## flow/run.sh

```bash
#!/bin/bash
# the make line also repeats each setting of config.mk as NAME=value (left out here)
make -C /OpenROAD-flow-scripts/flow DESIGN_CONFIG=/design/flow/config.mk WORK_HOME=/design/flow/orfs CLKGATE_MAP_FILE= finish
```

## flow/config.mk

```make
export PLATFORM = sky130hd
export DESIGN_NAME = fpadd_40
export DESIGN_NICKNAME = fpadd_40
export VERILOG_FILES = /design/flow/design.v
export SDC_FILE = /design/flow/constraint.sdc
export NUM_CORES = 4
export LEC_CHECK = 0
export ABC_AREA = 0
export CAP_MARGIN = 0
export CORE_MARGIN = 2
export CORE_UTILIZATION = 71
export CTS_CLUSTER_DIAMETER = 29
export CTS_CLUSTER_SIZE = 36
export HOLD_SLACK_MARGIN = -0.09
export MAX_ROUTING_LAYER = met4
export SETUP_SLACK_MARGIN = 1.39
export SLEW_MARGIN = 20
export TNS_END_PERCENT = 85
```

## flow/constraint.sdc

```tcl
create_clock -name core_clock -period 4.71 [get_ports {clk_40}]
set_input_delay 0.9420 -clock core_clock [delete_from_list [all_inputs] [get_ports {clk_40}]]
set_output_delay 0.9420 -clock core_clock [all_outputs]
set_load 0.01 [all_outputs]
```

## flow/design.v

```verilog
module fpadd_40(x_40,y_40,res_40,clk_40,rst_40);
input [31:0] x_40,y_40;				      
output [31:0] res_40;				 
input clk_40,rst_40;
parameter menw_40=45;             
reg sing_x_40,sing_y_40;	 
reg [7:0] exp_x_40, exp_y_40,exp_res_40;		 
reg [menw_40:0] mes_x_40, mes_y_40,mes_res_40,mes_medi_40;	 
reg zero_40_x,zero_40_y;	
reg signres;		                     
reg [31:0] resout_40;	 
integer int_exp_x,int_exp_y,int_exp_dif_40;	 
integer renorm_40,renorm_400,renorm_401,renorm_402,renorm_403,renorm_404,renorm_405;	 
parameter [menw_40:0] zero_40=0;
integer int_exp_dif_402,int_exp_dif_401,int_exp_dif_404,int_exp_dif_403,int_exp_dif_405,int_exp_dif_406,int_exp_dif_4000,int_exp_dif_400;
reg [menw_40:0] mes_y_402,mes_y_401,mes_y_403,mes_y_404;
reg [menw_40:0] mes_x_402,mes_x_401,mes_x_403,mes_x_404;
reg [menw_40:0] mes_res_401,mes_res_402,mes_res_403,mes_res_404,mes_res_4000,mes_res_400;
reg [7:0] exp_x_402,exp_x_401;
reg [7:0] exp_res_402,exp_res_401,exp_res_403,exp_res_404,exp_res_4000,exp_res_400;
reg sing_x_402,sing_x_401,sing_x_403;
reg sing_y_402,sing_y_401,sing_y_403;
reg signres2,signres1,signres3,signres4,signres5,signres6,signres00,signres0;
assign res_40=resout_40;
always @(*) begin
renorm_40=0;
  zero_40_x = (x_40[30:0]==0)?1:0;
  zero_40_y = (y_40[30:0]==0)?1:0;
  if( y_40[30:0] > x_40[30:0] ) begin
    exp_x_40 = y_40[30:23];
    exp_y_40 = x_40[30:23];
    sing_x_40 = y_40[31];
    sing_y_40 = x_40[31];
    mes_x_40 = (zero_40_y)?0:{ 2'b1, y_40[22:0],zero_40[menw_40:25]};
    mes_y_40 = (zero_40_x)?0:{ 2'b1, x_40[22:0],zero_40[menw_40:25]};
    signres=sing_x_40;
  end else begin
    sing_x_40 = x_40[31];
    sing_y_40 = y_40[31];
    exp_x_40 = x_40[30:23];
    exp_y_40 = y_40[30:23];
    mes_x_40 = (zero_40_x)?0:{ 2'b1, x_40[22:0],zero_40[menw_40:25]};
    mes_y_40 = (zero_40_y)?0:{ 2'b1, y_40[22:0],zero_40[menw_40:25]};
    signres=sing_x_40;
  end
  int_exp_x=exp_x_40;
  int_exp_y=exp_y_40;
  int_exp_dif_40=exp_x_40-exp_y_40;
int_exp_dif_402=int_exp_dif_401;
mes_y_402=mes_y_401;
mes_x_402=mes_x_401;
exp_x_402=exp_x_401;
sing_x_402=sing_x_401;
sing_y_402=sing_y_401;
signres2=signres1;
  if(int_exp_dif_402 > 24) begin
    exp_res_40=exp_x_402;
    mes_res_40=mes_x_402;
  end else begin
    exp_res_40=exp_x_402;
    mes_res_40=0;
    mes_y_402=(int_exp_dif_402[4])?{16'b0,mes_y_402[menw_40:16]}: {mes_y_402};
    mes_y_402=(int_exp_dif_402[3])?{ 8'b0,mes_y_402[menw_40:8 ]}: {mes_y_402};
    mes_y_402=(int_exp_dif_402[2])?{ 4'b0,mes_y_402[menw_40:4 ]}: {mes_y_402};
    mes_y_402=(int_exp_dif_402[1])?{ 2'b0,mes_y_402[menw_40:2 ]}: {mes_y_402};
    mes_y_402=(int_exp_dif_402[0])?{ 1'b0,mes_y_402[menw_40:1 ]}: {mes_y_402};
  end
mes_y_404=mes_y_403;
mes_x_404=mes_x_403;
mes_res_4000=mes_res_400;
exp_res_4000=exp_res_400;
signres00=signres0;
int_exp_dif_4000=int_exp_dif_400;
 if (int_exp_dif_4000 <=24) begin
    if(sing_x_403 == sing_y_403) 
       	mes_res_4000=mes_x_404+mes_y_404;
	 else mes_res_4000=mes_x_404-mes_y_404;
    if(mes_res_4000[menw_40]) begin
      mes_res_4000={1'b0,mes_res_4000[menw_40:1]};
      exp_res_4000=exp_res_4000+1;
    end
  end
mes_res_402=mes_res_401;
int_exp_dif_404=int_exp_dif_403;
signres4=signres3;
exp_res_402=exp_res_401;
renorm_403=renorm_402;
    if(mes_res_402[menw_40-1:menw_40-32]==0) begin 
	renorm_403[5]=1; mes_res_402={ 1'b0,mes_res_402[menw_40-33:0],32'b0 }; 
    end
    if(mes_res_402[menw_40-1:menw_40-16]==0) begin 
	renorm_403[4]=1; mes_res_402={ 1'b0,mes_res_402[menw_40-17:0],16'b0 }; 
    end
    if(mes_res_402[menw_40-1:menw_40-8]==0) begin 
	renorm_403[3]=1; mes_res_402={ 1'b0,mes_res_402[menw_40-9:0], 8'b0 }; 
    end
    if(mes_res_402[menw_40-1:menw_40-4]==0) begin 
	renorm_403[2]=1; mes_res_402={ 1'b0,mes_res_402[menw_40-5:0], 4'b0 }; 
    end
    if(mes_res_402[menw_40-1:menw_40-2]==0) begin 
	renorm_403[1]=1; mes_res_402={ 1'b0,mes_res_402[menw_40-3:0], 2'b0 }; 
    end
    if(mes_res_402[menw_40-1   ]==0) begin 
	renorm_403[0]=1; mes_res_402={ 1'b0,mes_res_402[menw_40-2:0], 1'b0 }; 
    end
mes_res_404=mes_res_403;
signres6=signres5;
renorm_405=renorm_404;
exp_res_404=exp_res_403;
int_exp_dif_406=int_exp_dif_405;
  if (int_exp_dif_406 <=60)
  begin
    if(mes_res_404 != 0) begin
      if(mes_res_404[menw_40-24:0]==0 && mes_res_404[menw_40-24]==1) begin
	if(mes_res_404[menw_40-11]==1) mes_res_404=mes_res_404+{1'b1,zero_40[menw_40-11:0]};
      end else begin
        mes_res_404=mes_res_404;
      end
      exp_res_404=exp_res_404-renorm_405;
      if(mes_res_404[menw_40-1]==0) begin
       exp_res_404=exp_res_404+1;
       mes_res_404={1'b0,mes_res_404[menw_40-1:1]};
      end
    end else begin
      exp_res_404=0;
      signres6=0;
    end
  end
resout_40={signres6,exp_res_404,mes_res_404[menw_40-2:menw_40-24]};
end
always @(posedge clk_40 or posedge rst_40)
begin
	if (rst_40) 
begin
int_exp_dif_401<=0;
mes_x_401<=0;
mes_y_401<= 0;
exp_x_401 <= 0;
sing_x_401<=0;
sing_y_401<=0;
signres1<=0;
renorm_401<=0;
mes_y_403 <= 0;
mes_x_403 <= 0;
sing_x_403 <= 0;
sing_y_403 <= 0;
mes_res_400 <= 0;
renorm_400 <= 0;
signres0 <= 0;
int_exp_dif_400 <= 0;
exp_res_400 <= 0;
mes_res_401 <= 0;
int_exp_dif_403<= 0;
signres3 <= 0;
exp_res_401<= 0;
renorm_402 <= 0;
mes_res_403<=  0;
signres5<= 0;
renorm_404<= 0;
exp_res_403<= 0;
int_exp_dif_405 <= 0;
end
	else begin
	int_exp_dif_401<= int_exp_dif_40;
	mes_x_401<= mes_x_40;
	mes_y_401<= mes_y_40;
	exp_x_401 <= exp_x_40;
	sing_x_401<= sing_x_40;
	sing_y_401<= sing_y_40;
	signres1<= signres;
	renorm_401<= renorm_40;
	mes_y_403 <= mes_y_402;
	mes_x_403 <= mes_x_402;
	sing_x_403 <= sing_x_402;
	sing_y_403 <= sing_y_402;
	mes_res_400 <= mes_res_40;
	renorm_400 <= renorm_401;
	signres0 <= signres2;
	int_exp_dif_400 <= int_exp_dif_402;
	exp_res_400 <= exp_res_40;
	mes_res_401 <= mes_res_4000;
	int_exp_dif_403<= int_exp_dif_4000;
	signres3 <= signres00;
	exp_res_401<= exp_res_4000;
	renorm_402 <= renorm_400;
	mes_res_403 <= mes_res_402;
	signres5 <= signres4;
	renorm_404 <= renorm_403;
	exp_res_403 <= exp_res_402;
	int_exp_dif_405 <= int_exp_dif_404;
	end
end
endmodule
```

==> results of run 1 <==
==> routing by layer <==
metal	overflow	track usage
met5	-	-
met4	107	0.878
met3	19	0.726
met2	198	0.998
met1	18	0.854
==> through the flow <==
step	worst slack (ns)	power, W	setup TNS [ns]	hold slack [ns]
2_1_floorplan	-0.373	0.00986	-115.98	0.331
3_3_place_gp	-0.0699	0.0120	-1.20	0.332
3_5_place_dp	-0.376	0.0125	-12.45	0.335
4_1_cts	-0.214	0.0182	-7.01	0.341
==> repair_timing <==
item / 4_1_cts
resized: 464
cloned: 5
pin swaps: 98
setup endpoints to repair: 191
buffers inserted: 75
==> reports/metrics.yaml, run 1 <==
run_status:
  outcome: "did not finish"
  haltStage: "global routing (5_1_grt)"
  error_line: "[ERROR GRT-0232] Routing congestion too high. Check the congestion heatmap in the GUI."
synth:
  yosys_warnings: 1
  aoi_share: 0.162
  synth_area_um2: 18600
  yosys_most_used_dff: "dfrtp_1"
  top_cell: "dfrtp_1"
  ys_area_um2: 18600
  area_leaders: "dfrtp_1 (42%), mux2i_1 (9.0%), o21ai_0 (5.4%), ha_1 (4.4%), nand2_1 (4.2%)"
  top_area_cell: "dfrtp_1"
  ys_sh_adder: 0.0465
  synth.avg_cell_area_um2: 9.30
  ys.flops: 311
  logic_family: "AND-OR/OR-AND gates"
  ys_seq_frac: 0.418
  ys_types: 83
  top_cells_by_count: "dfrtp_1 (311), nand2_1 (210), o21ai_0 (202)"
  ys_sh_xor: 0.0419
  ys_sh_simple: 0.156
  synthCells: 2002
  synthMuxAreaShare: 0.133
  ys_cells: 2002
  synthArstFlopShare: 1.00
  syn_nets: 2136
  edf_count: 0
  top_cell_area_share: 0.418
global_route:
  grt.total_usage: 0.871
  grt.overflow.total: 342
place:
  dp_hpwl_mm: 41.1
  place.gp.congestion: 0.998
  place_area_um2: 20600
  port_buffers: 97
  dp_cells: 2424
floorplan:
  ioPinCount: 98
  die_height_um: 166
  floorplan.core_util: 0.718
  die_area_um2: 27500
  core_area_um2: 25900
  rows: 59
  dieWidth_um: 166
clock_network:
  clockBufferDepth: 3
  root_buffer: "clkbuf_16"
  cts_buffers: 53
  cts_max_level: 2
  cts_hold_buffers: 0
  cts_num_sinks: 311
==> run 2: changes to the inputs <==
ABC_AREA = unset   (was 0)
CAP_MARGIN = 20   (was 0)
CORE_UTILIZATION = 72   (was 71)
CTS_CLUSTER_DIAMETER = unset   (was 29)
CTS_CLUSTER_SIZE = unset   (was 36)
HOLD_SLACK_MARGIN = unset   (was -0.09)
MAX_ROUTING_LAYER = unset   (was met4)
SETUP_SLACK_MARGIN = unset   (was 1.39)
TNS_END_PERCENT = unset   (was 85)
clock period = 3.89 ns   (was 4.71 ns; I/O delays follow)
==> run 2 against run 1 <==
  * Die area shrank 1.4%
  * The flow again stops in global routing (5_1_grt)
  * Synthesized cell count is the same
  * Synthesized area is the same
==> reports/metrics.yaml, run 2 <==
run_status:
  outcome: "did not finish"
  haltStage: "global routing (5_1_grt)"
  error_line: "[ERROR GRT-0232] Routing congestion too high. Check the congestion heatmap in the GUI."
floorplan:
  floorplan.core_util: 0.737  # +0.0187
  die_height_um: 165  # -0.68%
  rows: 58  # -1.7%
  ioPinCount: 98  # unchanged
  dieWidth_um: 165  # -0.68%
  die_area_um2: 27100  # -1.4%
  core_area_um2: 25300  # -2.5%
place:
  place_area_um2: 21800  # +5.8%
  port_buffers: 97  # unchanged
  place.gp.congestion: 1.07  # +6.8%
  dp_slack_ns: -1.13  # -0.755 ns
  dp_hpwl_mm: 41.9  # +2.1%
synth:
  ys_types: 83  # unchanged
  ys_sh_simple: 0.156  # unchanged
  logic_family: "AND-OR/OR-AND gates"
  ys_seq_frac: 0.418  # unchanged
  top_cell: "dfrtp_1"
  top_cell_area_share: 0.418  # unchanged
  area_leaders: "dfrtp_1 (42%), mux2i_1 (9.0%), o21ai_0 (5.4%), ha_1 (4.4%), nand2_1 (4.2%)"
  syn_nets: 2136  # unchanged
  yosys_warnings: 1  # unchanged
  ys_sh_xor: 0.0419  # unchanged
  yosys_most_used_dff: "dfrtp_1"
  ys_sh_adder: 0.0465  # unchanged
  ys.flops: 311  # unchanged
  ys_cells: 2002  # unchanged
  ys_area_um2: 18600  # unchanged
  synthMuxAreaShare: 0.133  # unchanged
  synth_area_um2: 18600  # unchanged
  synthArstFlopShare: 1.00  # unchanged
  edf_count: 0  # unchanged
  top_area_cell: "dfrtp_1"
  top_cells_by_count: "dfrtp_1 (311), nand2_1 (210), o21ai_0 (202)"
  synthCells: 2002  # unchanged
  aoi_share: 0.162  # unchanged
  synth.avg_cell_area_um2: 9.30  # unchanged
clock_network:
  cts_hold_buffers: 0  # unchanged
  clockBufferDepth: 3  # unchanged
  root_buffer: "clkbuf_16"
  cts_num_sinks: 311  # unchanged
  cts_max_level: 1  # -1
  cts_buffers: 30  # -43%
global_route:
  grt.overflow.total: 378
  grt.total_usage: 0.866
run 2: repair_timing:
action	CTS
pin swaps	55
gates cloned	6
setup buffers	32
gates resized	76
setup endpoints to repair	80
run 2: metal layers:
| metal | GRT overflow | global-route usage |
|---|---|---|
| met4 | 142 | 0.898 |
| met3 | 16 | 0.754 |
| met1 | 11 | 0.843 |
| met2 | 205 | 0.991 |
| met5 | 4 | 0.564 |
run 2: stage by stage:
stage	instances	hold slack [ns]
after floorplan	2002	0.331
after global placement	2571	0.332
after detailed placement	2571	0.335
after CTS	2661	0.343
==> run 3: changes to the inputs <==
CORE_UTILIZATION = 71   (was 72)
CTS_CLUSTER_SIZE = 41   (was unset)
PLACE_DENSITY_LB_ADDON = 0.01   (was unset)
SETUP_SLACK_MARGIN = 1.14   (was unset)
TNS_END_PERCENT = 5   (was unset)
clock period = 3.92 ns   (was 3.89 ns; I/O delays follow)
==> run 3 against run 2 <==
  * The flow again stops in global routing (5_1_grt)
  * Synthesized area unchanged
  * Die area increased by 1.4%
  * Synthesized cell count unchanged
==> reports/metrics.yaml, run 3 <==
synth:
  edf_count: 0  # unchanged
  ys_sh_adder: 0.0465  # unchanged
  synthCells: 2002  # unchanged
  ys.flops: 311  # unchanged
  yosys_warnings: 1  # unchanged
  syn_nets: 2136  # unchanged
  area_leaders: "dfrtp_1 (42%), mux2i_1 (9.0%), o21ai_0 (5.4%), ha_1 (4.4%), nand2_1 (4.2%)"
  synthArstFlopShare: 1.00  # unchanged
  synthMuxAreaShare: 0.133  # unchanged
  ys_area_um2: 18600  # unchanged
  aoi_share: 0.162  # unchanged
  ys_sh_xor: 0.0419  # unchanged
  logic_family: "AND-OR/OR-AND gates"
  ys_sh_simple: 0.156  # unchanged
  synth_area_um2: 18600  # unchanged
  top_area_cell: "dfrtp_1"
  ys_seq_frac: 0.418  # unchanged
  synth.avg_cell_area_um2: 9.30  # unchanged
  yosys_most_used_dff: "dfrtp_1"
  ys_cells: 2002  # unchanged
  top_cell_area_share: 0.418  # unchanged
  ys_types: 83  # unchanged
  top_cell: "dfrtp_1"
  top_cells_by_count: "dfrtp_1 (311), nand2_1 (210), o21ai_0 (202)"
clock_network:
  root_buffer: "clkbuf_16"
  cts_max_level: 1  # unchanged
  cts_num_sinks: 311  # unchanged
  cts_hold_buffers: 0  # unchanged
  cts_buffers: 30  # unchanged
  clockBufferDepth: 3  # unchanged
run_status:
  haltStage: "global routing (5_1_grt)"
  error_line: "[ERROR GRT-0232] Routing congestion too high. Check the congestion heatmap in the GUI."
  outcome: "did not finish"
place:
  dp_slack_ns: -1.54  # -0.413 ns
  place.gp.congestion: 1.09  # +2.4%
  dp_cells: 2594  # +0.89%
  dp_hpwl_mm: 43.7  # +4.4%
  port_buffers: 97  # unchanged
  place_area_um2: 21800  # +0.14%
floorplan:
  ioPinCount: 98  # unchanged
  die_area_um2: 27500  # +1.4%
  rows: 59  # +1.7%
  dieWidth_um: 166  # +0.69%
  floorplan.core_util: 0.718  # -0.0187
  die_height_um: 166  # +0.69%
  core_area_um2: 25900  # +2.6%
global_route:
  grt.total_usage: 0.748
  grt.overflow.total: 79
run 3: per-layer routing:
layer	track usage	GRT overflow
met1	0.746	0
met2	0.944	42
met3	0.549	2
met4	0.796	35
met5	0.101	0
run 3: through the flow:
stage,TNS [ns],util
after floorplan,-359.05,-
after global placement,-55.27,0.841
after detailed placement,-76.10,0.841
after CTS,-67.23,0.919
run 3: timing repair:
item,in CTS
setup endpoints to repair,198
cloned,4
resized,228
pin swaps,75
setup buffers,17
==> run 4: changes to the inputs <==
CORE_UTILIZATION = 72   (was 71)
CTS_CLUSTER_SIZE = 35   (was 41)
PLACE_DENSITY_LB_ADDON = unset   (was 0.01)
SETUP_SLACK_MARGIN = unset   (was 1.14)
TNS_END_PERCENT = unset   (was 5)
clock period = 4.99 ns   (was 3.92 ns; I/O delays follow)
==> run 4 against run 3 <==
  * Now fails the layout checks on negative setup slack
  * Die area down 1.4%
  * Synthesized area unchanged
  * Synthesized cell count unchanged
==> reports/metrics.yaml, run 4 <==
synth:
  top_cell: "dfrtp_1"
  top_cell_area_share: 0.418  # unchanged
  ys_types: 83  # unchanged
  area_leaders: "dfrtp_1 (42%), mux2i_1 (9.0%), o21ai_0 (5.4%), ha_1 (4.4%), nand2_1 (4.2%)"
  ys_sh_simple: 0.156  # unchanged
  synth.avg_cell_area_um2: 9.30  # unchanged
  ys_sh_adder: 0.0465  # unchanged
  synthMuxAreaShare: 0.133  # unchanged
  top_cells_by_count: "dfrtp_1 (311), nand2_1 (210), o21ai_0 (202)"
  top_area_cell: "dfrtp_1"
  synth_area_um2: 18600  # unchanged
  ys_area_um2: 18600  # unchanged
  ys_seq_frac: 0.418  # unchanged
  syn_nets: 2136  # unchanged
  logic_family: "AND-OR/OR-AND gates"
  synthCells: 2002  # unchanged
  yosys_warnings: 1  # unchanged
  aoi_share: 0.162  # unchanged
  yosys_most_used_dff: "dfrtp_1"
  edf_count: 0  # unchanged
  ys.flops: 311  # unchanged
  ys_sh_xor: 0.0419  # unchanged
  synthArstFlopShare: 1.00  # unchanged
  ys_cells: 2002  # unchanged
worst_setup_path:
  slowest_delay_ns: 0.56
  startpoint_type: "register"
  r2r_setup_slack_ns: -0.55
  cp-end-kind: "register"
  crit_arrival_ns: 5.95
  cp_num_cells: 22
  path_class: "register to register"
  regToRegStartpoint: "mes_y_403[14]"
  slowest_stage: "or4b_4"
  worst_r2r_endpoint: "mes_res_401[20]"
  crit_fanout: 6
  worst-path-buf-inv: 7
  cp.required_ns: 5.40
  cp_cell_sequence: "or4_4 -> or4b_4 -> buf_6 -> nor2b_4 -> buf_4 -> buf_4 -> a21oi_1 -> xor2_2 -> buf_4 -> fa_1 -> a21o_1 -> a21oi_2 -> o211ai_1 -> nand3_1 -> a41oi_2 -> o211ai_1 -> a211oi_4 -> buf_6 -> buf_12 -> clkbuf_16 -> nor2_1 -> a211oi_1"
  cp-endpoint: "mes_res_401[20]"
  crit_top_cell: "buf_4"
  crit_start: "mes_y_403[14]"
  reg2reg_depth: 22
  cpLargestDelayFamily: "simple AND/OR/NAND/NOR gates"
route:
  postRouteAntennaNets: 0
  drt_pass1_iterations: 13
  antennaDiodeCount: 0
  wl_mm: 63.8
  vias_per_cell: 7.16
  drt_iter0_drc: 3183
  post_drt_wl_per_cell_um: 25.6
  dr_total_vias: 17819
  remaining_drc_errors: 0
floorplan:
  floorplan.core_util: 0.737  # +0.0187
  dieWidth_um: 165  # -0.68%
  die_area_um2: 27100  # -1.4%
  ioPinCount: 98  # unchanged
  core_area_um2: 25300  # -2.5%
  die_height_um: 165  # -0.68%
  rows: 58  # -1.7%
final_timing:
  worst_pin_slew_ns: 1.04
  fin_crit_ns: 5.54
  timing.final.hold_violations: 0
  slew_violations: 0
  layout_setup_ws_ns: -0.549
  fmax_mhz: 181
  slew_headroom: 0.306
  fin_crit_sh: 1.11
  clock-skew-final_ns: 0.0203
  rsz0062_at_grt: "true"
  setup_violations: 53
  hold_slack_ns: 0.347
min_path:
  hold_end: "int_exp_dif_405[5]"
  hold_path_startpoint: "int_exp_dif_403[5]"
  hold_depth: 0
  hold_path_class: "register to register"
power:
  internal_power_w: 0.00864
  ir_worst_vdd_uv: 543
  p_sw_frac: 0.447
  p_comb_frac: 0.569
  p_leak_nw: 9.77
  p_seq_frac: 0.271
  p_clk_w: 0.00249
  seq_cell_power_w: 0.00424
  power_leader: "combinational cells"
  switchingPower_w: 0.00698
  power_w: 0.0156
  p_comb_w: 0.00889
  p_clk_frac: 0.160
  p_per_area_nw_per_um2: 711
place:
  dp_hpwl_mm: 39.8  # -9.0%
  port_buffers: 97  # unchanged
  place.gp.congestion: 1.00  # -8.3%
global_route:
  grt.total_usage: 0.438
  grt.overflow.total: 0
  grt_max_degree: 120
  grt_pass1_wl_mm: 91.2
  grt_antenna_before_repair: 3
  grt_pass1_vias: 16812
clock_network:
  cts_buffers: 30  # unchanged
  cts_max_level: 1  # unchanged
  cts_hold_buffers: 0  # unchanged
  path_clk_slew_ns: 0.07
  cts_num_sinks: 311  # unchanged
  clockBufferDepth: 3  # unchanged
  cts_tree: "built"
  root_buffer: "clkbuf_16"
  insertion_delay_ns: 0.57
flow_run:
  cap_violations: 0
  warnings: 34
layout:
  syn2layout_area_growth_pct: 18.1
  layout.nets: 2268
  fillers: 1221
run_status:
  outcome: "finished with violations"
  violatedChecks: "negative setup slack"
-- run 4: per-layer routing --
metal / global-route usage / part of all wire
met4: 0.289 / 0.10
met1: 0.513 / 0.33
met3: 0.0909 / 0.11
met5: 0 / 0.0015
met2: 0.731 / 0.45
-- run 4: layout make-up --
type / instances / area (um2) / area share
multi-input cells: 1498 / 10400 / 0.472
flip-flops and latches: 311 / 7780 / 0.354
repair buffers: 215 / 2020 / 0.0921
clock buffers: 44 / 895 / 0.0407
well taps: 330 / 413 / 0.0188
inverters: 78 / 302 / 0.0137
clock inverters: 12 / 193 / 0.00877
-- run 4: through the flow --
step	cells	worst slack [ns]	cell area [um2]	TNS, ns	utilization
6_report	2488	-0.549	22000	-20.85	0.870
5_1_grt	2488	-0.603	22000	-25.31	0.870
4_1_cts	2474	-0.00491	21700	-0.00900	0.858
3_5_place_dp	2410	-0.353	20400	-14.13	0.806
3_3_place_gp	2410	-0.0670	20400	-1.03	0.806
2_1_floorplan	2002	-0.149	18600	-46.31	-
-- run 4: what timing repair did --
| action | 4_1_cts | 5_1_grt |
|---|---|---|
| cloned | 1 | 2 |
| setup buffers | 7 | 10 |
| pin swaps | 8 | 20 |
| setup endpoints to repair | 53 | 54 |
| resized | 33 | 39 |
==> run 5: changes to the inputs <==
ABC_AREA = 1   (was unset)
CTS_CLUSTER_SIZE = unset   (was 35)
TNS_END_PERCENT = 10   (was unset)
clock period = 2.38 ns   (was 4.99 ns; I/O delays follow)
==> run 5 against run 4 <==
  * The run now fails in clock tree synthesis (4_1_cts)
  * Synthesized area grew 5.8%
  * Die area grew 5.6%
  * Synthesized cell count grew 37%
==> reports/metrics.yaml, run 5 <==
run_status:
  outcome: "did not finish"
  haltStage: "clock tree synthesis (4_1_cts)"
  error_line: "[ERROR DPL-0033] detailed placement checks failed during check placement."
synth:
  synth.avg_cell_area_um2: 7.16  # -23%
  top_area_cell: "dfrtp_1"
  ys.flops: 311  # unchanged
  synthArstFlopShare: 1.00  # unchanged
  ys_sh_xor: 0.0374  # -0.00451
  edf_count: 0  # unchanged
  synthMuxAreaShare: 0.00610  # -0.127
  top_cell_area_share: 0.395  # -0.0228
  aoi_share: 0.155  # -0.00654
  yosys_most_used_dff: "dfrtp_1"
  top_cell: "nand2_1"
  ys_area_um2: 19700  # +5.8%
  ys_types: 56  # -33%
  synthCells: 2749  # +37%
  yosys_warnings: 1  # unchanged
  ys_cells: 2749  # +37%
  ys_sh_adder: 0.0440  # -0.00253
  logic_family: "simple AND/OR/NAND/NOR gates"
  top_cells_by_count: "nand2_1 (777), inv_1 (351), o21ai_0 (335)"
  area_leaders: "dfrtp_1 (40%), nand2_1 (15%), o21ai_0 (8.5%), inv_1 (6.7%), ha_1 (4.2%)"
  ys_sh_simple: 0.258  # +0.102
  syn_nets: 2883  # +35%
  synth_area_um2: 19700  # +5.8%
  ys_seq_frac: 0.395  # -0.0228
floorplan:
  die_area_um2: 28700  # +5.6%
  core_area_um2: 26900  # +6.4%
  die_height_um: 169  # +2.8%
  floorplan.core_util: 0.732  # -0.00456
  rows: 60  # +3.4%
  dieWidth_um: 169  # +2.8%
  ioPinCount: 98  # unchanged
place:
  place_area_um2: 24200  # +19%
  place.gp.congestion: 1.10  # +10%
  port_buffers: 97  # unchanged
  dp_hpwl_mm: 50.7  # +27%
## run 5: metrics by stage
stage	TNS, ns	hold WS [ns]	worst slack [ns]	instances	power (W)
after global placement	-241.58	0.331	-2.09	3527	0.0261
after floorplan	-830.38	0.331	-2.24	2749	0.0191
after detailed placement	-296.79	0.335	-2.74	3527	0.0274
==> run 6: changes to the inputs <==
ABC_AREA = unset   (was 1)
CTS_CLUSTER_DIAMETER = 380   (was unset)
CTS_CLUSTER_SIZE = 59   (was unset)
HOLD_SLACK_MARGIN = 0.29   (was unset)
PLACE_DENSITY_LB_ADDON = 0.24   (was unset)
SETUP_SLACK_MARGIN = -0.28   (was unset)
TNS_END_PERCENT = unset   (was 10)
clock period = 2.95 ns   (was 2.38 ns; I/O delays follow)
==> run 6 against run 5 <==
  * The flow again stops in clock tree synthesis (4_1_cts)
  * Die area down 5.3%
  * Synthesized cell count down 27%
  * Synthesized area down 5.4%
==> reports/metrics.yaml, run 6 <==
run_status:
  outcome: "did not finish"
  haltStage: "clock tree synthesis (4_1_cts)"
  error_line: "[ERROR DPL-0038] Utilization greater than 100%, impossible to legalize"
floorplan:
  ioPinCount: 98  # unchanged
  core_area_um2: 25300  # -6.0%
  floorplan.core_util: 0.737  # +0.00456
  die_area_um2: 27100  # -5.3%
  die_height_um: 165  # -2.7%
  dieWidth_um: 165  # -2.7%
  rows: 58  # -3.3%
synth:
  synth_area_um2: 18600  # -5.4%
  area_leaders: "dfrtp_1 (42%), mux2i_1 (9.0%), o21ai_0 (5.4%), ha_1 (4.4%), nand2_1 (4.2%)"
  ys_area_um2: 18600  # -5.4%
  synthCells: 2002  # -27%
  ys.flops: 311  # unchanged
  logic_family: "AND-OR/OR-AND gates"
  top_cell: "dfrtp_1"
  top_area_cell: "dfrtp_1"
  synth.avg_cell_area_um2: 9.30  # +30%
  ys_sh_simple: 0.156  # -0.102
  yosys_most_used_dff: "dfrtp_1"
  synthMuxAreaShare: 0.133  # +0.127
  ys_seq_frac: 0.418  # +0.0228
  edf_count: 0  # unchanged
  aoi_share: 0.162  # +0.00654
  ys_sh_adder: 0.0465  # +0.00253
  synthArstFlopShare: 1.00  # unchanged
  top_cells_by_count: "dfrtp_1 (311), nand2_1 (210), o21ai_0 (202)"
  yosys_warnings: 1  # unchanged
  syn_nets: 2136  # -26%
  ys_sh_xor: 0.0419  # +0.00451
  ys_cells: 2002  # -27%
  ys_types: 83  # +48%
  top_cell_area_share: 0.418  # +0.0228
place:
  place.gp.congestion: 1.13  # +2.7%
  dp_cells: 2751  # -22%
  port_buffers: 97  # unchanged
  dp_hpwl_mm: 51.5  # +1.6%
  dp_slack_ns: -2.27  # +0.466 ns
-- run 6: stage by stage --
stage	TNS, ns	utilization	area (um2)
floorplan	-654.57	-	18900
global placement	-162.04	0.921	23300
detailed placement	-189.41	0.921	23300
==> run 7: changes to the inputs <==
ABC_AREA = 1   (was unset)
CAP_MARGIN = 40   (was 20)
CELL_PAD_IN_SITES_GLOBAL_PLACEMENT = 3   (was unset)
CORE_ASPECT_RATIO = 0.8   (was unset)
CORE_MARGIN = 9   (was 2)
CORE_UTILIZATION = 62   (was 72)
CTS_CLUSTER_DIAMETER = 147   (was 380)
CTS_CLUSTER_SIZE = unset   (was 59)
GPL_ROUTABILITY_DRIVEN = 0   (was unset)
HOLD_SLACK_MARGIN = 0.22   (was 0.29)
MAX_ROUTING_LAYER = met4   (was unset)
PLACE_DENSITY_LB_ADDON = 0.17   (was 0.24)
SETUP_SLACK_MARGIN = 1.39   (was -0.28)
TNS_END_PERCENT = 35   (was unset)
clock period = 5.0 ns   (was 2.95 ns; I/O delays follow)
==> run 7 against run 6 <==
  * The run fails in global placement without I/O (3_1_place_gp_skip_io)
  * Die area increased by 42%
  * Synthesized area increased by 5.8%
  * Synthesized cell count increased by 37%
==> reports/metrics.yaml, run 7 <==
synth:
  ys_types: 56  # -33%
  ys_sh_xor: 0.0374  # -0.00451
  synthCells: 2749  # +37%
  synthMuxAreaShare: 0.00610  # -0.127
  yosys_most_used_dff: "dfrtp_1"
  synth_area_um2: 19700  # +5.8%
  top_cells_by_count: "nand2_1 (777), inv_1 (351), o21ai_0 (335)"
  synthArstFlopShare: 1.00  # unchanged
  top_cell: "nand2_1"
  logic_family: "simple AND/OR/NAND/NOR gates"
  top_cell_area_share: 0.395  # -0.0228
  syn_nets: 2883  # +35%
  ys_area_um2: 19700  # +5.8%
  synth.avg_cell_area_um2: 7.16  # -23%
  ys_cells: 2749  # +37%
  ys_sh_adder: 0.0440  # -0.00253
  area_leaders: "dfrtp_1 (40%), nand2_1 (15%), o21ai_0 (8.5%), inv_1 (6.7%), ha_1 (4.2%)"
  top_area_cell: "dfrtp_1"
  aoi_share: 0.155  # -0.00654
  ys_seq_frac: 0.395  # -0.0228
  yosys_warnings: 1  # unchanged
  edf_count: 0  # unchanged
  ys.flops: 311  # unchanged
  ys_sh_simple: 0.258  # +0.102
floorplan:
  core_area_um2: 30800  # +22%
  die_area_um2: 38500  # +42%
  die_height_um: 177  # +7.6%
  dieWidth_um: 217  # +32%
  rows: 57  # -1.7%
  floorplan.core_util: 0.639  # -0.0981
run_status:
  error_line: "[ERROR FLW-0024] Place density exceeds 1.0 (current PLACE_DENSITY_LB_ADDON =  0.17). Please check if the value of  PLACE_DENSITY_LB_ADDON is between 0 and 0.99."
  haltStage: "global placement without I/O (3_1_place_gp_skip_io)"
  outcome: "did not finish"
==> run 8: changes to the inputs <==
ABC_AREA = unset   (was 1)
CAP_MARGIN = 20   (was 40)
CELL_PAD_IN_SITES_GLOBAL_PLACEMENT = unset   (was 3)
CORE_ASPECT_RATIO = unset   (was 0.8)
CORE_MARGIN = 2   (was 9)
CORE_UTILIZATION = 71   (was 62)
CTS_CLUSTER_DIAMETER = unset   (was 147)
CTS_CLUSTER_SIZE = 41   (was unset)
GPL_ROUTABILITY_DRIVEN = unset   (was 0)
HOLD_SLACK_MARGIN = -0.1   (was 0.22)
MAX_ROUTING_LAYER = unset   (was met4)
PLACE_DENSITY_LB_ADDON = unset   (was 0.17)
SETUP_SLACK_MARGIN = unset   (was 1.39)
TNS_END_PERCENT = unset   (was 35)
clock period = 5.13 ns   (was 5.0 ns; I/O delays follow)
==> run 8 against run 7 <==
  * The layout now fails its checks (negative setup slack)
  * Synthesized area down 5.4%
  * Die area down 29%
  * Synthesized cell count down 27%
==> reports/metrics.yaml, run 8 <==
min_path:
  hold_end: "int_exp_dif_405[6]"
  hold_depth: 0
  hold_path_class: "register to register"
  hold_path_startpoint: "int_exp_dif_403[6]"
clock_network:
  cts_buffers: 30
  clockBufferDepth: 3
  cts_max_level: 1
  cts_hold_buffers: 0
  cts_tree: "built"
  path_clk_slew_ns: 0.08
  insertion_delay_ns: 0.59
  cts_num_sinks: 311
  root_buffer: "clkbuf_16"
final_timing:
  worst_pin_slew_ns: 1.03
  clock-skew-final_ns: 0.0415
  timing.final.hold_violations: 0
  slew_headroom: 0.299
  setup_violations: 53
  fin_crit_sh: 1.08
  layout_setup_ws_ns: -0.418
  rsz0062_at_grt: "true"
  hold_slack_ns: 0.326
  fin_crit_ns: 5.55
  slew_violations: 0
  fmax_mhz: 180
route:
  drt_iter0_drc: 2566
  post_drt_wl_per_cell_um: 26.4
  wl_mm: 65.7
  dr_total_vias: 17891
  vias_per_cell: 7.20
  antennaDiodeCount: 0
  postRouteAntennaNets: 0
  drt_pass1_iterations: 10
  remaining_drc_errors: 0
power:
  power_w: 0.0159
  internal_power_w: 0.00879
  p_sw_frac: 0.448
  power_leader: "combinational cells"
  p_per_area_nw_per_um2: 717
  p_seq_frac: 0.260
  p_clk_frac: 0.165
  ir_worst_vdd_uv: 626
  switchingPower_w: 0.00715
  p_comb_frac: 0.574
  seq_cell_power_w: 0.00415
  p_clk_w: 0.00263
  p_comb_w: 0.00916
  p_leak_nw: 9.84
floorplan:
  die_height_um: 166  # -6.5%
  dieWidth_um: 166  # -24%
  die_area_um2: 27500  # -29%
  core_area_um2: 25900  # -16%
  ioPinCount: 98
  rows: 59  # +3.5%
  floorplan.core_util: 0.718  # +0.0794
worst_setup_path:
  cp.required_ns: 5.62
  reg2reg_depth: 20
  regToRegStartpoint: "mes_y_403[11]"
  crit_arrival_ns: 6.04
  crit_fanout: 7
  cpLargestDelayFamily: "simple AND/OR/NAND/NOR gates"
  worst-path-buf-inv: 3
  cp-endpoint: "exp_res_401[5]"
  cp_cell_sequence: "nor4_1 -> or4b_4 -> buf_6 -> o31ai_4 -> xnor2_2 -> ha_2 -> fa_2 -> a21o_1 -> a21oi_4 -> o211ai_1 -> nand3_1 -> a41oi_4 -> o211ai_1 -> a211oi_4 -> buf_6 -> buf_12 -> nor2_4 -> nand4_1 -> nor2_1 -> xor2_1"
  slowest_delay_ns: 0.61
  crit_start: "mes_y_403[11]"
  path_class: "register to register"
  slowest_stage: "or4b_4"
  worst_r2r_endpoint: "exp_res_401[5]"
  cp_num_cells: 20
  r2r_setup_slack_ns: -0.42
  cp-end-kind: "register"
  startpoint_type: "register"
layout:
  layout.area.comb_um2: 10500
  fillers: 1282
  layout.nets: 2261
  regArea_um2: 7780
  fin_cells: 2486
  syn2layout_area_growth_pct: 19.5
synth:
  synth.avg_cell_area_um2: 9.30  # +30%
  yosys_warnings: 1  # unchanged
  top_cells_by_count: "dfrtp_1 (311), nand2_1 (210), o21ai_0 (202)"
  ys_cells: 2002  # -27%
  synthCells: 2002  # -27%
  logic_family: "AND-OR/OR-AND gates"
  ys_area_um2: 18600  # -5.4%
  synthMuxAreaShare: 0.133  # +0.127
  syn_nets: 2136  # -26%
  top_cell_area_share: 0.418  # +0.0228
  yosys_most_used_dff: "dfrtp_1"
  ys_sh_adder: 0.0465  # +0.00253
  area_leaders: "dfrtp_1 (42%), mux2i_1 (9.0%), o21ai_0 (5.4%), ha_1 (4.4%), nand2_1 (4.2%)"
  synth_area_um2: 18600  # -5.4%
  ys_types: 83  # +48%
  top_area_cell: "dfrtp_1"
  aoi_share: 0.162  # +0.00654
  edf_count: 0  # unchanged
  ys.flops: 311  # unchanged
  synthArstFlopShare: 1.00  # unchanged
  ys_sh_xor: 0.0419  # +0.00451
  ys_seq_frac: 0.418  # +0.0228
  ys_sh_simple: 0.156  # -0.102
  top_cell: "dfrtp_1"
global_route:
  grt.overflow.total: 0
  grt_pass1_vias: 16662
  grt_antenna_before_repair: 4
  grt_max_degree: 117
  grt.total_usage: 0.411
  grt_pass1_wl_mm: 90.5
place:
  dp_slack_ns: -0.219
  port_buffers: 97
  place.gp.congestion: 0.998
  dp_cells: 2385
  dp_hpwl_mm: 39.5
run_status:
  outcome: "finished with violations"
  violatedChecks: "negative setup slack"
flow_run:
  warnings: 36
  cap_violations: 0
==> run 8: through the flow <==
step | area (um2) | TNS (ns) | utilization
after floorplan | 18600 | -11.48 | -
after global routing | 22200 | -19.59 | 0.858
after global placement | 20100 | 0 | 0.778
after detailed placement | 20100 | -4.60 | 0.778
after CTS | 21400 | 0 | 0.827
final | 22200 | -15.08 | 0.858
==> run 8: layout make-up <==
cell class / count / area share
inverter: 78 / 0.0136
clock buffer: 40 / 0.0396
clock inverter: 16 / 0.0136
tap: 335 / 0.0188
sequential: 311 / 0.350
multi-input combinational: 1498 / 0.474
timing repair buffer: 208 / 0.0902
==> run 8: per-layer routing <==
layer	track usage	up-vias	share of wire
li1	-	7390	-
met1	0.505	8380	0.34
met2	0.692	1562	0.45
met3	0.0634	555	0.11
met4	0.247	4	0.092
met5	0	-	0.00067
==> run 8: what timing repair did <==
| action | in CTS | in global routing |
|---|---|---|
| pin swaps | 1 | 52 |
| gates resized | 18 | 112 |
| gates cloned | 1 | 4 |
| buffers inserted | 1 | 39 |
| endpoints found under the setup margin | 54 | 54 |
==> run 9: changes to the inputs <==
CORE_UTILIZATION = 65   (was 71)
CTS_CLUSTER_SIZE = unset   (was 41)
HOLD_SLACK_MARGIN = unset   (was -0.1)
clock period = 5.94 ns   (was 5.13 ns; I/O delays follow)
==> run 9 against run 8 <==
  * Now clean on timing, DRC and antenna
  * Via count fell by 13%
  * Worst setup slack improved by 0.62 ns
  * Synthesized area did not move
  * Clock skew fell by 0.016 ns
  * Wire length fell by 22%
  * Critical endpoint is now mes_res_401[28]
==> reports/metrics.yaml, run 9 <==
run_status:
  outcome: "timing/DRC/antenna clean"
route:
  drt_pass1_iterations: 7  # -3
  postRouteAntennaNets: 0  # unchanged
  vias_per_cell: 6.35  # -12%
  remaining_drc_errors: 0  # unchanged
  drt_iter0_drc: 1705  # -34%
  post_drt_wl_per_cell_um: 20.9  # -21%
  antennaDiodeCount: 0  # unchanged
  dr_total_vias: 15594  # -13%
  wl_mm: 51.2  # -22%
power:
  internal_power_w: 0.00667  # -24%
  switchingPower_w: 0.00493  # -31%
  p_comb_w: 0.00609  # -34%
  p_per_area_nw_per_um2: 551  # -23%
  seq_cell_power_w: 0.00346  # -17%
  power_leader: "combinational cells"
  p_leak_nw: 9.26  # -5.8%
  ir_worst_vdd_uv: 291  # -53%
  power_w: 0.0116  # -27%
  p_comb_frac: 0.525  # -0.049
  p_sw_frac: 0.425  # -0.0238
  p_clk_frac: 0.177  # +0.012
  p_clk_w: 0.00205  # -22%
  p_seq_frac: 0.298  # +0.038
final_timing:
  slew_violations: 0  # unchanged
  timing.final.hold_violations: 0  # unchanged
  fin_crit_ns: 5.74  # +0.193 ns
  hold_slack_ns: 0.331  # +0.00510 ns
  worst_pin_slew_ns: 1.09  # +0.0678 ns
  clock-skew-final_ns: 0.0259  # -0.0156 ns
  fmax_mhz: 174  # -3.4%
  setup_violations: 0  # -100%
  fin_crit_sh: 0.966  # -0.115
  fin_tns_setup_ns: 0  # +15.08 ns
  slew_headroom: 0.270  # -0.0283
min_path:
  hold_end: "sing_x_403"
  hold_path_class: "register to register"
  hold_path_startpoint: "sing_x_401"
  hold_depth: 0  # unchanged
synth:
  ys_area_um2: 18600  # unchanged
  ys_sh_adder: 0.0465  # unchanged
  synthArstFlopShare: 1.00  # unchanged
  ys.flops: 311  # unchanged
  synth_area_um2: 18600  # unchanged
  yosys_warnings: 1  # unchanged
  ys_types: 83  # unchanged
  top_cell_area_share: 0.418  # unchanged
  synth.avg_cell_area_um2: 9.30  # unchanged
  ys_sh_xor: 0.0419  # unchanged
  ys_seq_frac: 0.418  # unchanged
  ys_cells: 2002  # unchanged
  top_cell: "dfrtp_1"
  synthCells: 2002  # unchanged
  area_leaders: "dfrtp_1 (42%), mux2i_1 (9.0%), o21ai_0 (5.4%), ha_1 (4.4%), nand2_1 (4.2%)"
  edf_count: 0  # unchanged
  ys_sh_simple: 0.156  # unchanged
  synthMuxAreaShare: 0.133  # unchanged
  top_cells_by_count: "dfrtp_1 (311), nand2_1 (210), o21ai_0 (202)"
  top_area_cell: "dfrtp_1"
  logic_family: "AND-OR/OR-AND gates"
  aoi_share: 0.162  # unchanged
  yosys_most_used_dff: "dfrtp_1"
  syn_nets: 2136  # unchanged
clock_network:
  root_buffer: "clkbuf_16"
  cts_tree: "built"
  cts_num_sinks: 311  # unchanged
  path_clk_slew_ns: 0.06  # -0.02 ns
  cts_setup_buffers: 0  # -1
  insertion_delay_ns: 0.58  # about the same
  cts_hold_buffers: 0  # unchanged
  cts_max_level: 1  # unchanged
  clockBufferDepth: 3  # unchanged
  cts-resized-gates: 0  # -18
  cts_buffers: 31  # +3.3%
global_route:
  grt.busiest_layer: "met2"
  met1_usage: 0.436  # -0.0693
  use_met3: 0.0367  # -0.0267
  grt_pass1_wl_mm: 82.1  # -9.2%
  grt.total_usage: 0.342  # -0.0699
  grt.overflow.total: 0  # unchanged
  globalRouteMet2Util: 0.592  # -0.0995
  grt_antenna_before_repair: 0  # -4
  grt_max_degree: 159  # +36%
  grt_pass1_vias: 15308  # -8.1%
flow_run:
  cap_violations: 0  # unchanged
  warnings: 33  # -8.3%
worst_setup_path:
  crit_fanout: 22  # +15
  slowest_stage: "or4_1"
  cp_cell_sequence: "or4_1 -> nor4_2 -> nor2b_1 -> and2_1 -> nor2b_1 -> nor2b_2 -> nand2_1 -> o41ai_1 -> xnor2_1 -> ha_1 -> a21oi_1 -> nor2b_1 -> o21ai_0 -> a21o_1 -> a41oi_1 -> o2111a_1 -> a211oi_4 -> buf_12 -> mux2_2 -> o21ai_0"
  regToRegStartpoint: "mes_y_403[3]"
  r2r_setup_slack_ns: 0.20  # +0.62 ns
  crit_start: "mes_y_403[3]"
  cp_num_cells: 20  # unchanged
  crit_arrival_ns: 6.23  # +0.19 ns
  cp-end-kind: "register"
  cp.required_ns: 6.43  # +0.81 ns
  cpLargestDelayFamily: "AND-OR/OR-AND gates"
  reg2reg_depth: 20  # unchanged
  crit_top_cell: "nor2b_1"
  path_class: "register to register"
  worst-path-buf-inv: 1  # -2
  cp-endpoint: "mes_res_401[28]"
  startpoint_type: "register"
  worst_r2r_endpoint: "mes_res_401[28]"
  slowest_delay_ns: 0.60  # about the same
floorplan:
  core_area_um2: 28000  # +8.1%
  ioPinCount: 98  # unchanged
  die_area_um2: 30000  # +9.0%
  floorplan.core_util: 0.664  # -0.0538
  die_height_um: 173  # +4.4%
  dieWidth_um: 173  # +4.4%
  rows: 61  # +3.4%
layout:
  layout.nets: 2185  # -3.4%
  syn2layout_area_growth_pct: 13.1
  fillers: 1960  # +53%
place:
  port_buffers: 97  # unchanged
  dp_hpwl_mm: 37.8  # -4.3%
  place.gp.congestion: 1.01  # +1.4%
==> run 9: stage by stage <==
stage	cells	util	area (um2)	setup slack (ns)
finish	2454	0.752	21100	0.200
global route	2454	0.752	21100	-0.0453
CTS	2454	0.751	21000	0.147
detailed placement	2396	0.712	20000	0.196
global placement	2396	0.712	20000	0.410
floorplan	2002	-	18600	0.611
==> run 9: cell type report <==
type                       instances  area [um2]  area share
tap                              378         473      0.0225
multi-input combinational       1498       10100       0.481
sequential                       311        7780       0.370
timing repair buffer             131        1280      0.0606
clock inverter                    14         190     0.00903
clock buffer                      44         895      0.0425
inverter                          78         302      0.0143
==> run 9: per-layer routing <==
metal  vias up  wire length [um]
li1       7232                 -
met1      7475             20600
met2       723             25100
met3       164              3080
met4         0              2490
met5         -                 0
==> run 10: changes to the inputs <==
CORE_UTILIZATION = 57   (was 65)
SETUP_SLACK_MARGIN = 0.85   (was unset)
clock period = 3.41 ns   (was 5.94 ns; I/O delays follow)
==> run 10 against run 9 <==
  * Cell area rose by 34%
  * Sequential share of layout area shrank 9.3 points
  * Sequential power is 73% higher
  * Largest cell class unchanged
  * Via count increased by 30%
  * Synthesized cell count did not move
  * Register-to-register slack worse by 1.7 ns
  * Die area is 14% higher
  * Count of clock-buffer cells in the layout is 4 lower
  * Synthesized area did not move
  * Sequential cell count is the same
  * Highest routed layer is now met5
  * Now fails the layout checks on negative setup slack
  * Combinational power rose to 3.4 times the previous value
  * Worst setup slack got worse by 1.7 ns
==> reports/metrics.yaml, run 10 <==
layout:
  layout.nets: 2724  # +25%
  syn2layout_area_growth_pct: 51.1
  fin_cells: 3067  # +25%
  postLayoutCoreUtil: 0.868  # +0.117
power:
  ir_worst_vdd_uv: 839  # +190%
  p_comb_frac: 0.682  # +0.157
  p_clk_w: 0.00367  # +79%
  internal_power_w: 0.0166  # +150%
  p_seq_frac: 0.197  # -0.101
  p_per_area_nw_per_um2: 1080  # +96%
  p_clk_frac: 0.121  # -0.056
  power_leader: "combinational cells"
  seq_cell_power_w: 0.00599  # +73%
  switchingPower_w: 0.0138  # +180%
  p_leak_nw: 12.6  # +37%
  p_sw_frac: 0.455  # +0.0304
  p_comb_w: 0.0207  # +240%
global_route:
  grt.overflow.total: 0  # unchanged
  grt_pass1_wl_mm: 101  # +23%
  grt_pass1_vias: 18212  # +19%
  grt_max_degree: 109  # -31%
  grt.total_usage: 0.386  # +0.0448
  grt_antenna_before_repair: 10  # +10
clock_network:
  path_clk_slew_ns: 0.07  # about the same
  cts_num_sinks: 311  # unchanged
  cts_hold_buffers: 0  # unchanged
  clockBufferDepth: 3  # unchanged
  cts_buffers: 31  # unchanged
  cts_max_level: 1  # unchanged
  cts_tree: "built"
  root_buffer: "clkbuf_16"
  insertion_delay_ns: 0.60  # +0.02 ns
route:
  remaining_drc_errors: 0  # unchanged
  post_drt_wl_per_cell_um: 27.4  # +31%
  vias_per_cell: 6.62  # +4.2%
  dr_total_vias: 20302  # +30%
  wl_mm: 83.9  # +64%
  postRouteAntennaNets: 0  # unchanged
  drt_iter0_drc: 3228  # +89%
  drt_pass1_iterations: 16  # +9
place:
  place.gp.congestion: 0.972  # -4.0%
  dp_cells: 2822  # +18%
  dp_hpwl_mm: 42.9  # +13%
  port_buffers: 97  # unchanged
worst_setup_path:
  cp-end-kind: "register"
  startpoint_type: "register"
  cp.required_ns: 3.93  # -2.50 ns
  crit_fanout: 12  # -45%
  r2r_setup_slack_ns: -1.50  # -1.70 ns
  cp_num_cells: 22  # +10%
  cp-endpoint: "exp_res_401[6]"
  regToRegStartpoint: "mes_y_403[15]"
  cp_cell_sequence: "or4_4 -> or4b_4 -> or2_4 -> nor2_4 -> and2_4 -> buf_6 -> a21oi_4 -> xor2_1 -> ha_1 -> nor2b_1 -> o21ai_2 -> a21o_1 -> a41oi_2 -> o2111a_1 -> a211oi_4 -> buf_6 -> buf_12 -> nor2_4 -> buf_4 -> nand2_2 -> nor2_2 -> xor2_1"
  path_class: "register to register"
  crit_arrival_ns: 5.43  # -0.80 ns
  crit_start: "mes_y_403[15]"
  slowest_delay_ns: 0.59  # about the same
  cpLargestDelayFamily: "simple AND/OR/NAND/NOR gates"
  worst_r2r_endpoint: "exp_res_401[6]"
  worst-path-buf-inv: 4  # +3
  reg2reg_depth: 22  # +10%
  slowest_stage: "or4b_4"
final_timing:
  fmax_mhz: 204  # +17%
  fin_crit_sh: 1.44  # +0.473
  slew_violations: 0  # unchanged
  rsz0062_at_grt: "true"
  fin_crit_ns: 4.91  # -0.830 ns
  clock-skew-final_ns: 0.0417  # +0.0158 ns
  slew_headroom: 0.0698  # -0.201
  timing.final.hold_violations: 0  # unchanged
  setup_violations: 130  # +130
  layout_setup_ws_ns: -1.50  # -1.70 ns
  worst_pin_slew_ns: 1.39  # +0.293 ns
floorplan:
  die_height_um: 185  # +6.6%
  core_area_um2: 32400  # +16%
  die_area_um2: 34100  # +14%
  floorplan.core_util: 0.575  # -0.0895
  ioPinCount: 98  # unchanged
  rows: 66  # +8.2%
  dieWidth_um: 185  # +6.6%
synth:
  synthCells: 2002  # unchanged
  ys_types: 83  # unchanged
  ys_sh_xor: 0.0419  # unchanged
  synthArstFlopShare: 1.00  # unchanged
  yosys_warnings: 1  # unchanged
  aoi_share: 0.162  # unchanged
  top_cell_area_share: 0.418  # unchanged
  ys_sh_adder: 0.0465  # unchanged
  ys_seq_frac: 0.418  # unchanged
  ys_cells: 2002  # unchanged
  top_area_cell: "dfrtp_1"
  area_leaders: "dfrtp_1 (42%), mux2i_1 (9.0%), o21ai_0 (5.4%), ha_1 (4.4%), nand2_1 (4.2%)"
  synth_area_um2: 18600  # unchanged
  ys.flops: 311  # unchanged
  top_cells_by_count: "dfrtp_1 (311), nand2_1 (210), o21ai_0 (202)"
  edf_count: 0  # unchanged
  synthMuxAreaShare: 0.133  # unchanged
  yosys_most_used_dff: "dfrtp_1"
  syn_nets: 2136  # unchanged
  ys_sh_simple: 0.156  # unchanged
  logic_family: "AND-OR/OR-AND gates"
  ys_area_um2: 18600  # unchanged
  top_cell: "dfrtp_1"
  synth.avg_cell_area_um2: 9.30  # unchanged
flow_run:
  warnings: 37  # +12%
  cap_violations: 0  # unchanged
min_path:
  hold_path_class: "register to register"
  hold_path_startpoint: "int_exp_dif_400[7]"
  hold_end: "int_exp_dif_403[7]"
  hold_depth: 0  # unchanged
run_status:
  outcome: "finished with violations"
  violatedChecks: "negative setup slack"
## run 10: stage by stage
stage	hold slack (ns)	cell area [um2]	setup slack (ns)	power (W)	setup TNS (ns)
floorplan	0.331	19500	-1.41	0.0140	-500.08
global placement	0.331	23500	-1.46	0.0188	-78.04
detailed placement	0.336	23500	-1.62	0.0192	-89.29
CTS	0.350	26500	-1.27	0.0252	-67.82
global route	0.353	28100	-1.71	0.0313	-143.83
finish	0.348	28100	-1.50	0.0304	-121.81
## run 10: routing by layer
layer,routed length [um],global-route usage,vias to the layer above
li1,-,-,8344
met1,29100,0.458,9690
met2,35900,0.649,1581
met3,10800,0.0871,663
met4,7630,0.219,24
met5,468,0,-
## run 10: layout make-up
type / instances / area [um2]
Clock inverter: 18 / 225
Fill cell: 1445 / 4260
Multi-Input combinational cell: 1500 / 12400
Clock buffer: 40 / 860
Timing Repair Buffer: 667 / 5910
Antenna cell: 10 / 25.0
Sequential cell: 311 / 7790
Inverter: 78 / 352
Timing Repair inverter: 1 / 8.76
Tap cell: 442 / 553
## run 10: repair_timing
item,4_1_cts,5_1_grt
buffers inserted,103,62
setup endpoints to repair,200,203
endpoints found under the hold margin,0,0
cloned,10,2
pin swaps,132,97
resized,529,336
==> run 11: changes to the inputs <==
ABC_AREA = 1   (was unset)
CORE_UTILIZATION = 66   (was 57)
CTS_CLUSTER_SIZE = 73   (was unset)
SETUP_SLACK_MARGIN = 1.25   (was 0.85)
clock period = 4.28 ns   (was 3.41 ns; I/O delays follow)
==> run 11 against run 10 <==
  * Synthesized area increased by 5.8%
  * Die area decreased by 8.5%
  * The flow now stops in global routing (5_1_grt)
  * Synthesized cell count increased by 37%
==> reports/metrics.yaml, run 11 <==
synth:
  logic_family: "simple AND/OR/NAND/NOR gates"
  ys_area_um2: 19700  # +5.8%
  ys_sh_simple: 0.258  # +0.102
  ys_sh_adder: 0.0440  # -0.00253
  top_cells_by_count: "nand2_1 (777), inv_1 (351), o21ai_0 (335)"
  synthArstFlopShare: 1.00  # unchanged
  syn_nets: 2883  # +35%
  edf_count: 0  # unchanged
  top_area_cell: "dfrtp_1"
  yosys_most_used_dff: "dfrtp_1"
  ys.flops: 311  # unchanged
  ys_cells: 2749  # +37%
  ys_seq_frac: 0.395  # -0.0228
  synthMuxAreaShare: 0.00610  # -0.127
  synthCells: 2749  # +37%
  synth.avg_cell_area_um2: 7.16  # -23%
  aoi_share: 0.155  # -0.00654
  yosys_warnings: 1  # unchanged
  synth_area_um2: 19700  # +5.8%
  ys_types: 56  # -33%
  ys_sh_xor: 0.0374  # -0.00451
  top_cell: "nand2_1"
  top_cell_area_share: 0.395  # -0.0228
  area_leaders: "dfrtp_1 (40%), nand2_1 (15%), o21ai_0 (8.5%), inv_1 (6.7%), ha_1 (4.2%)"
global_route:
  grt.total_usage: 0.858
  grt.overflow.total: 350
floorplan:
  rows: 63  # -4.5%
  core_area_um2: 29500  # -8.9%
  floorplan.core_util: 0.668  # +0.0927
  dieWidth_um: 177  # -4.3%
  ioPinCount: 98  # unchanged
  die_height_um: 177  # -4.3%
  die_area_um2: 31200  # -8.5%
run_status:
  outcome: "did not finish"
  error_line: "[ERROR GRT-0232] Routing congestion too high. Check the congestion heatmap in the GUI."
  haltStage: "global routing (5_1_grt)"
place:
  dp_cells: 3198  # +13%
  port_buffers: 97  # unchanged
  place.gp.congestion: 1.06  # +8.8%
  dp_hpwl_mm: 44.4  # +3.5%
clock_network:
  cts_buffers: 34  # +9.7%
  clockBufferDepth: 3  # unchanged
  root_buffer: "clkbuf_16"
  cts_num_sinks: 311  # unchanged
  cts_max_level: 2  # +1
run 11: routing by layer:
metal | global-route usage | overflow
met5 | 0.542 | 0
met4 | 0.870 | 123
met3 | 0.745 | 14
met2 | 0.989 | 198
met1 | 0.841 | 15
run 11: metrics by stage:
step | total power (W) | setup WS (ns) | cell area [um2]
after floorplan | 0.0110 | -0.717 | 20000
after CTS | 0.0181 | -0.0335 | 24400
after global placement | 0.0134 | 0.116 | 21600
after detailed placement | 0.0137 | -0.255 | 21600
run 11: what timing repair did:
action                                  CTS
gates resized                           384
gates cloned                             15
hold buffers                              0
pin swaps                                74
endpoints found under the setup margin  180
setup buffers                            68
==> run 12: changes to the inputs <==
ABC_AREA = unset   (was 1)
CORE_MARGIN = 5   (was 2)
CORE_UTILIZATION = 40   (was 66)
CTS_CLUSTER_SIZE = unset   (was 73)
SETUP_SLACK_MARGIN = 1.23   (was 1.25)
clock period = 5.0 ns   (was 4.28 ns; I/O delays follow)
==> run 12 against run 11 <==
  * Now clean on timing, DRC and antenna
  * Synthesized area down 5.4%
  * Die area up 63%
  * Synthesized cell count down 27%
==> reports/metrics.yaml, run 12 <==
run_status:
  outcome: "timing/DRC/antenna clean"
worst_setup_path:
  cp-end-kind: "register"
  cp.required_ns: 5.42
  worst_r2r_endpoint: "mes_res_401[41]"
  crit_fanout: 4
  cp_cell_sequence: "or4_4 -> or4b_4 -> or2_4 -> nor2_4 -> and2_4 -> and3_4 -> a21oi_2 -> xor2_1 -> ha_1 -> a21o_1 -> a21o_1 -> a21o_1 -> and2_4 -> o21ai_4 -> o31ai_4 -> a211oi_4 -> buf_6 -> buf_6 -> mux2_4 -> mux2_2"
  cp_num_cells: 20
  r2r_setup_slack_ns: 0.13
  reg2reg_depth: 20
  path_class: "register to register"
  crit_start: "mes_y_403[17]"
  slowest_stage: "or4b_4"
  regToRegStartpoint: "mes_y_403[17]"
  cp-endpoint: "mes_res_401[41]"
  crit_top_cell: "a21o_1"
  startpoint_type: "register"
  slowest_delay_ns: 0.59
  crit_arrival_ns: 5.29
  worst-path-buf-inv: 2
  cpLargestDelayFamily: "simple AND/OR/NAND/NOR gates"
synth:
  ys_seq_frac: 0.418  # +0.0228
  ys_types: 83  # +48%
  yosys_most_used_dff: "dfrtp_1"
  syn_nets: 2136  # -26%
  area_leaders: "dfrtp_1 (42%), mux2i_1 (9.0%), o21ai_0 (5.4%), ha_1 (4.4%), nand2_1 (4.2%)"
  top_cell: "dfrtp_1"
  ys_sh_simple: 0.156  # -0.102
  synthMuxAreaShare: 0.133  # +0.127
  logic_family: "AND-OR/OR-AND gates"
  aoi_share: 0.162  # +0.00654
  synthCells: 2002  # -27%
  synth_area_um2: 18600  # -5.4%
  edf_count: 0  # unchanged
  top_cells_by_count: "dfrtp_1 (311), nand2_1 (210), o21ai_0 (202)"
  yosys_warnings: 1  # unchanged
  top_area_cell: "dfrtp_1"
  ys_sh_xor: 0.0419  # +0.00451
  ys_cells: 2002  # -27%
  ys_sh_adder: 0.0465  # +0.00253
  ys_area_um2: 18600  # -5.4%
  synthArstFlopShare: 1.00  # unchanged
  ys.flops: 311  # unchanged
  top_cell_area_share: 0.418  # +0.0228
  synth.avg_cell_area_um2: 9.30  # +30%
final_timing:
  fin_crit_sh: 0.974
  worst_pin_slew_ns: 0.868
  setup_violations: 0
  fin_tns_setup_ns: 0
  fin_crit_ns: 4.87
  hold_slack_ns: 0.343
  fmax_mhz: 205
  timing.final.hold_violations: 0
  rsz0062_at_grt: "true"
  clock-skew-final_ns: 0.0130
  slew_violations: 0
  slew_headroom: 0.420
route:
  drt_pass1_iterations: 6
  post_drt_wl_per_cell_um: 19.7
  maxUsedRoutingLayer: "met4"
  wl_met2_mm: 27.2
  vias_per_cell: 5.57
  wl_met3_mm: 2.65
  postRouteAntennaNets: 0
  dr_total_vias: 15636
  wl_mm: 55.2
  antennaDiodeCount: 0
  remaining_drc_errors: 0
  drt_iter0_drc: 1156
  wl_met1_mm: 23.4
clock_network:
  cts_buffers: 35  # +2.9%
  insertion_delay_ns: 0.54
  root_buffer: "clkbuf_16"
  path_clk_slew_ns: 0.06
  cts_max_level: 2  # unchanged
  cts_tree: "built"
  cts_num_sinks: 311  # unchanged
  clockBufferDepth: 3  # unchanged
power:
  power_leader: "combinational cells"
  p_comb_w: 0.00857
  p_per_area_nw_per_um2: 652
  p_clk_frac: 0.168
  seq_cell_power_w: 0.00423
  p_comb_frac: 0.557
  ir_worst_vdd_uv: 388
  p_sw_frac: 0.412
  p_leak_nw: 10.5
  switchingPower_w: 0.00633
  p_clk_w: 0.00258
  p_seq_frac: 0.275
  internal_power_w: 0.00905
floorplan:
  dieWidth_um: 226  # +28%
  die_height_um: 226  # +28%
  floorplan.core_util: 0.402  # -0.265
  rows: 79  # +25%
  ioPinCount: 98  # unchanged
  core_area_um2: 46300  # +57%
  die_area_um2: 50900  # +63%
layout:
  layout.nets: 2307
  fillers: 4223
  syn2layout_area_growth_pct: 26.7
flow_run:
  cap_violations: 0
  warnings: 32
min_path:
  hold_path_startpoint: "exp_x_401[3]"
  hold_path_class: "register to register"
  hold_end: "exp_res_400[3]"
  hold_depth: 0
global_route:
  grt.overflow.total: 0
  grt.total_usage: 0.210
  grt_antenna_before_repair: 0
  grt_pass1_wl_mm: 85.7
  grt_max_degree: 108
  grt_pass1_vias: 15250
place:
  place.gp.congestion: 0.965  # -8.7%
  dp_hpwl_mm: 40.7  # -8.3%
  port_buffers: 97  # unchanged
==> run 12: per-layer routing <==
metal | vias to the layer above | global-route usage
li1 | 7460 | -
met1 | 7564 | 0.272
met2 | 500 | 0.362
met3 | 112 | 0.0305
met4 | 0 | 0.0695
met5 | - | 0
==> run 12: area by class of cell <==
type                            count  area, um2  share of cell area
Multi-Input combinational cell   1500      11000               0.468
Tap cell                          607        759              0.0322
Sequential cell                   311       7790               0.330
Clock inverter                     12        154             0.00653
Clock buffer                       51       1020              0.0432
Timing Repair Buffer              247       2500               0.106
Inverter                           78        329              0.0140
==> run 12: repair_timing <==
item | CTS | global route
resized | 153 | 217
setup endpoints to repair | 122 | 121
gates cloned | 4 | 2
setup buffers | 43 | 30
pin swaps | 46 | 63
hold buffers | 0 | 0
endpoints found under the hold margin | 0 | 0
==> run 12: metrics by stage <==
stage                     utilization  worst slack [ns]  power [W]  area [um2]  std cells
after floorplan                     -            -0.141    0.00932       18800       2002
after global placement          0.448             0.132     0.0115       20700       2663
after detailed placement        0.448            0.0147     0.0116       20700       2664
after CTS                       0.488             0.236     0.0147       22600       2774
after global routing            0.510           -0.0481     0.0164       23600       2806
final                           0.510             0.129     0.0154       23600       2806
Power and IR drop assume default switching activity.
